==> flow/design.v <==
`timescale 1ns / 1ps
module OV7670_MemController (
    input  logic        clk,
    input  logic        reset,
    input  logic        href,
    input  logic        vsync,
    input  logic [ 7:0] ov7670_data,
    output logic        we,
    output logic [16:0] wAddr,
    output logic [15:0] wData,
    output logic        camera_dp_en,
    output logic        v_finish_camera,
    output logic [ 9:0] x_pixel_camera,
    output logic [ 9:0] y_pixel_camera
);
    logic [15:0] pixel_data;
    logic [ 9:0] h_counter;   
    logic [ 9:0] v_counter;   
    assign wAddr = v_counter * 320 + h_counter[9:1];
    assign wData = pixel_data;
    assign x_pixel_camera = h_counter / 2;
    assign y_pixel_camera = v_counter;
    assign camera_dp_en = ((x_pixel_camera < 320) && (y_pixel_camera < 240));
    always_ff @(posedge clk, posedge reset) begin
        if (reset) begin
            h_counter  <= 0;
            pixel_data <= 0;
            we         <= 1'b0;
        end else begin
            if (href) begin
                h_counter <= h_counter + 1;
                if (h_counter[0] == 0) begin
                    pixel_data[15:8] <= ov7670_data;
                    we               <= 1'b0;
                end else begin
                    pixel_data[7:0] <= ov7670_data;
                    we              <= 1'b1;
                end
            end else begin
                h_counter <= 0;
                we        <= 1'b0;
            end
        end
    end
    always_ff @(posedge clk, posedge reset) begin
        if (reset) begin
            v_counter <= 0;
        end else begin
            if (vsync) begin
                v_counter <= 0;
            end else begin
                if (h_counter == (320 * 2 - 1)) begin
                    v_counter <= v_counter + 1;
                end
            end
        end
    end
    logic v_sync_flag;
    always_ff @(posedge clk or posedge reset) begin
        if (reset) begin
            v_sync_flag <= 0;
            v_finish_camera <= 0;
        end else if (vsync) begin
            if (!v_sync_flag) begin
                v_sync_flag <= 1;
                v_finish_camera <= 1;
            end else begin
                v_finish_camera <= 0;
            end
        end else begin
            v_sync_flag <= 0;
            v_finish_camera <= 0;
        end
    end
endmodule
module negedge_detect (
    input  logic clk,
    input  logic reset,
    input  logic x,
    output logic o_tick
);
    logic tmp_reg;
    always_ff @(posedge clk or posedge reset) begin
        if (reset) begin
            tmp_reg <= 0;
        end else begin
            tmp_reg <= x;
        end
    end
    assign o_tick = (~x) & tmp_reg;
endmodule
`timescale 1ns / 1ps
module rgb_to_hsv (
    input  logic [4:0] r_data,
    input  logic [5:0] g_data,
    input  logic [4:0] b_data,
    output logic [1:0] r_g_decision,     
    output logic [7:0] s_data,
    output logic [7:0] v_data
);
    localparam GREEN_R_MAX_THRESHOLD = 120;
    localparam GREEN_G_MIN_THRESHOLD = 180;
    localparam GREEN_B_MAX_THRESHOLD = 120;
    localparam RED_R_MIN_THRESHOLD = 190;
    localparam RED_G_MAX_THRESHOLD = 100;
    localparam RED_B_MAX_THRESHOLD = 100;
    logic [7:0] r_8b;
    logic [7:0] g_8b;
    logic [7:0] b_8b;
    logic [7:0] max_val;
    logic [7:0] min_val;
    assign r_8b = {r_data, r_data[4:2]};
    assign g_8b = {g_data, g_data[5:4]};
    assign b_8b = {b_data, b_data[4:2]};
    always_comb begin
        if ((g_8b >= GREEN_G_MIN_THRESHOLD) && (r_8b <= GREEN_R_MAX_THRESHOLD) && (b_8b <= GREEN_B_MAX_THRESHOLD)) begin
            r_g_decision = 1;
        end
        else if ((r_8b >= RED_R_MIN_THRESHOLD) && (g_8b <= RED_G_MAX_THRESHOLD) && (b_8b <= RED_B_MAX_THRESHOLD)) begin
            r_g_decision = 0;
        end else begin
            r_g_decision = 2;
        end
    end
    find_max_val U_MAX_VAL (
        .x1 (r_8b),
        .x2 (g_8b),
        .x3 (b_8b),
        .max(max_val)
    );
    find_min_val U_MIN_VAL (
        .x1 (r_8b),
        .x2 (g_8b),
        .x3 (b_8b),
        .min(min_val)
    );
    assign v_data = max_val;
    always_comb begin
        if (!max_val) begin
            s_data = 0;
        end else begin
            s_data = ((max_val - min_val) * 255) / max_val;
        end
    end
endmodule
module find_max_val (
    input  logic [7:0] x1,
    input  logic [7:0] x2,
    input  logic [7:0] x3,
    output logic [7:0] max
);
    logic [7:0] temp_max;
    assign temp_max = (x1 > x2) ? x1 : x2;
    assign max = (temp_max > x3) ? temp_max : x3;
endmodule
module find_min_val (
    input  logic [7:0] x1,
    input  logic [7:0] x2,
    input  logic [7:0] x3,
    output logic [7:0] min
);
    logic [7:0] temp_min;
    assign temp_min = (x1 < x2) ? x1 : x2;
    assign min = (temp_min < x3) ? temp_min : x3;
endmodule
`timescale 1ns / 1ps
module Label_Gen (
    input  logic [7:0] s_data,
    input  logic [7:0] v_data,
    input  logic [1:0] r_g_decision,
    output logic [2:0] label_data
);
    localparam ROAD = 0;
    localparam WALK_ROAD = 1;
    localparam BACKGROUND = 2;
    localparam CAR = 3;
    localparam HUMAN = 4;
    localparam ROAD_V_THRESHOLD = 38;
    localparam ROAD_S_THRESHOLD = 77;
    localparam WALK_V_THRESHOLD = 179;
    localparam WALK_S_THRESHOLD = 51;
    always_comb begin
        if (r_g_decision == 0) begin
            label_data = CAR;
        end 
        else if (r_g_decision == 1) begin
            label_data = HUMAN;
        end 
        else if ((v_data >= WALK_V_THRESHOLD) && (s_data <= WALK_S_THRESHOLD)) begin
            label_data = WALK_ROAD;
        end
        else if((v_data <= ROAD_V_THRESHOLD) && (s_data <= ROAD_S_THRESHOLD)) begin
            label_data = ROAD;
        end 
        else begin
            label_data = BACKGROUND;
        end
    end
endmodule
`timescale 1ns / 1ps
module cam_pixel_labeler (
    input  logic        clk,
    input  logic        reset,
    input  logic        href,
    input  logic        vsync,
    input  logic [ 7:0] ov7670_data,
    output logic        we,
    output logic [16:0] wAddr,
    output logic [ 2:0] label_data,
    output logic        camera_dp_en,
    output logic        v_finish_camera,
    output logic [ 9:0] x_pixel_camera,
    output logic [ 9:0] y_pixel_camera
);
    logic [15:0] ov7670_wData;
    logic [ 1:0] r_g_decision;
    logic [ 7:0] s_data;
    logic [ 7:0] v_data;
    OV7670_MemController U_OV7670_MemController (
        .clk            (clk),
        .reset          (reset),
        .href           (href),
        .vsync          (vsync),
        .ov7670_data    (ov7670_data),
        .we             (we),
        .wAddr          (wAddr),
        .wData          (ov7670_wData),
        .camera_dp_en   (camera_dp_en),
        .v_finish_camera(v_finish_camera),
        .x_pixel_camera (x_pixel_camera),
        .y_pixel_camera (y_pixel_camera)
    );
    rgb_to_hsv U_rgb_to_hsv (
        .r_data      (ov7670_wData[15:11]),
        .g_data      (ov7670_wData[10:5]),
        .b_data      (ov7670_wData[4:0]),
        .s_data      (s_data),
        .v_data      (v_data),
        .r_g_decision(r_g_decision)
    );
    Label_Gen U_Label_Gen (
        .r_g_decision(r_g_decision),
        .s_data      (s_data),
        .v_data      (v_data),
        .label_data  (label_data)
    );
endmodule
export LEC_CHECK = 0
export CAP_MARGIN = 30
export CORE_MARGIN = 2
export CORE_UTILIZATION = 69
export CTS_CLUSTER_DIAMETER = 229
export CTS_CLUSTER_SIZE = 33
export GPL_TIMING_DRIVEN = 1
export PLACE_DENSITY = 0.63
export SETUP_SLACK_MARGIN = 5.0
export SLEW_MARGIN = 25
export TNS_END_PERCENT = 95
create_clock -name core_clock -period 102.0 [get_ports {clk}]
run.sh (not shown) runs the stock make flow with config.mk's settings and CLKGATE_MAP_FILE=.
The first run stopped in 5_1_grt.
Next try:
Settings changed: CORE_UTILIZATION 69 to 68, PLACE_DENSITY 0.63 to default.
What happened:
- With this change the flow produced a layout that fails on negative setup slack
- die area came out higher slightly
- area after synthesis is unchanged
- synthesized cell count stays the same
Next try:
Settings changed: CORE_UTILIZATION 68 to 72, CTS_CLUSTER_DIAMETER 229 to 230, CTS_CLUSTER_SIZE 33 to 50, PLACE_DENSITY from default to 0.77.
Clock period 102.0 ns to 75.7 ns, I/O delays scaled along.
What happened:
- The new run failed in 3_5_place_dp with DPL-0038
- synthesized area is unchanged
- die area falls by 5.4%
- synthesized cell count stays the same
Next try:
Settings changed: CAP_MARGIN 30 to 20, CORE_UTILIZATION 72 to 57, CTS_CLUSTER_DIAMETER 230 to default, CTS_CLUSTER_SIZE 50 to default, GPL_TIMING_DRIVEN 1 to default, PLACE_DENSITY 0.77 to default, SETUP_SLACK_MARGIN 5.0 to default, SLEW_MARGIN 25 to 20, TNS_END_PERCENT 95 to default.
Clock period 75.7 ns to 86.2 ns, I/O delays scaled along.
Effect: This time the run did not get past 5_1_grt with GRT-0232; area after synthesis does not change; die size came out higher by 26%; synthesized cell count does not change.

* * *

== the reference run ==
// cam_pixel_labeler: RTL as listed in full above, without the edits since
export LEC_CHECK = 0
export CAP_MARGIN = 30
export CORE_MARGIN = 2
export CORE_UTILIZATION = 68
export CTS_CLUSTER_DIAMETER = 230
export CTS_CLUSTER_SIZE = 34
export GPL_TIMING_DRIVEN = 1
export PLACE_DENSITY = 0.77
export SETUP_SLACK_MARGIN = 5.0
export SLEW_MARGIN = 25
export TNS_END_PERCENT = 95
create_clock -name core_clock -period 75.7 [get_ports {clk}]
detailed placement: the reference run exited with error
Here is what was changed in the inputs of the trial run compared with the reference run.
-- flow/config.mk --
<<< the reference run, line 10
export CORE_UTILIZATION = 68
export CTS_CLUSTER_DIAMETER = 230
export CTS_CLUSTER_SIZE = 34
>>> the trial run, line 10
export CORE_UTILIZATION = 69
export CTS_CLUSTER_DIAMETER = 229
export CTS_CLUSTER_SIZE = 33
<<< the reference run, line 14
export PLACE_DENSITY = 0.77
>>> the trial run, line 14
export MAX_ROUTING_LAYER = met4
==> flow/constraint.sdc <==
create_clock -name core_clock -period 102.0 [get_ports {clk}]
set_input_delay 20.4000 -clock core_clock [delete_from_list [all_inputs] [get_ports {clk}]]
set_output_delay 20.4000 -clock core_clock [all_outputs]
set_load 0.01 [all_outputs]
Results
- No final results exist for the trial run, since it was stopped by error GRT-0232 during global routing.
- Summary of the trial run over the reference run: chip area estimate from yosys synthesis barely changed; area after synthesis barely changed; floorplan core density climbed 0.51 points; die extent in y dropped about 0.7%; chip width dropped 0.71%.
- Per the comparison of the trial run with the reference run, simple-gate share of the synthesized area flat, post-synthesis share of cell area spent on xor and xnor gates flat, die area down about 1.4%, post-synthesis compound-gate area fraction flat, core footprint down 260 um2.
- NOTE routability congestion estimate the reference run->the trial run decreased by a few percent

* * *

RTL: the design.v shown in full above, as it stands there.
clock: 73.0 ns
lec_check: 0
cap_margin: 20
core_margin: 2
core_utilization: 50
slew_margin: 20
The first run ran to the end with violations: negative setup slack.
Next try:
--- a/flow/config.mk
+++ b/flow/config.mk
@@ -8,4 +8,5 @@
 export CAP_MARGIN = 20
 export CORE_MARGIN = 2
-export CORE_UTILIZATION = 50
-export SLEW_MARGIN = 20
+export CORE_UTILIZATION = 20
+export PLACE_DENSITY = 0.88
+export SLEW_MARGIN = 0
==> flow/constraint.sdc (replaced) <==
create_clock -name core_clock -period 150.0 [get_ports {clk}]
set_input_delay 30.0000 -clock core_clock [delete_from_list [all_inputs] [get_ports {clk}]]
set_output_delay 30.0000 -clock core_clock [all_outputs]
set_load 0.01 [all_outputs]
After rerunning:
- With this change the flow produced a clean layout
- core utilization decreases by 58 points
- hold slack gains 0.012 ns
- routed wire length fell by a quarter to a third
- final cell count falls by roughly a tenth

* * *

// cam_pixel_labeler: RTL as listed in full above, without the edits since
clock: 222.0 ns
lec_check: 0
abc_area: 1
cap_margin: 20
cell_pad_in_sites_global_placement: 3
core_aspect_ratio: 0.64
core_margin: 3
core_utilization: 40
cts_cluster_diameter: 239
gpl_routability_driven: 0
hold_slack_margin: 0.12
min_routing_layer: met1
slew_margin: 20
tns_end_percent: 70
The starting point did not get past 3_1_place_gp_skip_io, error GPL-0301.
Edit:
Settings changed: ABC_AREA 1 to default, CELL_PAD_IN_SITES_GLOBAL_PLACEMENT 3 to default, CORE_ASPECT_RATIO 0.64 to default, CORE_MARGIN 3 to 2, CORE_UTILIZATION 40 to 56, CTS_CLUSTER_DIAMETER 239 to default, CTS_CLUSTER_SIZE from default to 72, GPL_ROUTABILITY_DRIVEN 0 to default, HOLD_SLACK_MARGIN 0.12 to default, MIN_ROUTING_LAYER met1 to default, TNS_END_PERCENT 70 to default.
Clock period 222.0 ns to 150.0 ns, I/O delays scaled along.
=>
- The new run completed without violations
- synthesized cell count falls by 31%
- area after synthesis falls by 9.9%
- die area falls by 36%
Edit:
Settings changed: CORE_UTILIZATION 56 to 40, CTS_CLUSTER_SIZE 72 to default.
Clock period 150.0 ns to 131.0 ns, I/O delays scaled along.
After rerunning:
- sequential share of layout area hardly moves
- cell count grows by 6.4%
- core utilization shrinks by 16 points
- worst hold slack gets better by 0.013 ns
- first-iteration DRC count grows by 0.99%

* * *

## alpha
RTL: the design.v shown in full above, as it stands there.
clock: 150.0 ns
lec_check: 0
cap_margin: 20
cell_pad_in_sites_global_placement: 1
core_margin: 2
core_utilization: 40
cts_cluster_diameter: 398
slew_margin: 20
[inputs] beta vs alpha
-- flow/config.mk --
<<< alpha, line 7
export LEC_CHECK = 0
export CAP_MARGIN = 20
export CELL_PAD_IN_SITES_GLOBAL_PLACEMENT = 1
export CORE_MARGIN = 2
export CORE_UTILIZATION = 40
export CTS_CLUSTER_DIAMETER = 398
export SLEW_MARGIN = 20
>>> beta, line 7
export LEC_CHECK = 0
export CAP_MARGIN = 20
export CORE_MARGIN = 2
export CORE_UTILIZATION = 40
export SLEW_MARGIN = 20
==> results <==
- beta: flow completed, timing, DRC and antenna clean
- Re remaining routing DRC violations: no difference whatsoever between beta and alpha.
- In beta the arrival time reported for the critical path endpoint turned out 1810 ps lower than in alpha.
- Diff alpha..beta | share of cell area taken by flip-flops and latches | negligible
- On register-to-register slack: between alpha and beta, it ends up lower for alpha.
- Of alpha and beta, the run reporting the lower first-pass GRT wire length was beta.
- Diff beta..alpha | area fraction in full adders, half adders and majority gates | unchanged
- Any difference in design area between alpha and beta is small enough to ignore.
- Relative to alpha, the maximum frequency measured on beta has increased slightly.
diff inputs: beta => gamma
-- flow/config.mk --
<<< beta, line 7
export LEC_CHECK = 0
export CAP_MARGIN = 20
export CORE_MARGIN = 2
export CORE_UTILIZATION = 40
export SLEW_MARGIN = 20
>>> gamma, line 7
export LEC_CHECK = 0
export CAP_MARGIN = 20
export CORE_ASPECT_RATIO = 0.5
export CORE_MARGIN = 2
export CORE_UTILIZATION = 66
export SLEW_MARGIN = 20
export TNS_END_PERCENT = 20
## What came out
- Changes observed in gamma relative to beta: post-cts gate resize count was more or less identical, met3 track demand over resource in global routing went up by 0.86 points, overall routed net length went down by 3.3%.
- The area fraction in full adders, half adders and majority gates on beta is in line with that on gamma.
- gamma improves on beta in wire length of the first global-routing pass.
- Diff beta..gamma | mean post-synth cell area | unchanged
- Layout net count: gamma vs beta, no meaningful difference
> inputs changed (gamma -> delta)
==> flow/config.mk <==
export PLATFORM = sky130hd
export DESIGN_NAME = cam_pixel_labeler
export DESIGN_NICKNAME = cam_pixel_labeler
export VERILOG_FILES = /design/flow/design.v
export SDC_FILE = /design/flow/constraint.sdc
export NUM_CORES = 4
export LEC_CHECK = 0
export ABC_AREA = 1
export CAP_MARGIN = 20
export CORE_MARGIN = 2
export CORE_UTILIZATION = 40
export HOLD_SLACK_MARGIN = 0.01
export SLEW_MARGIN = 20
Notes after the runs:
Post-place instance area of delta exceeds that of gamma by more than 10%.
NOTE synthesis area per yosys gamma->delta increased by more than 10%
Per the comparison of delta with gamma, time the worst path needs with I/O delays and setup now smaller; chip width fell by 4.3%.
Between delta and gamma, the global-route wire length before repair is higher for delta.
Relative to gamma, the via count measured on delta has increased by more than 10%.
delta vs gamma, library cell contributing the largest single delay on the critical path: sky130_fd_sc_hd__a2111oi_0 vs sky130_fd_sc_hd__o31ai_2
Summary of delta over gamma: worst setup slack higher, utilization lower.
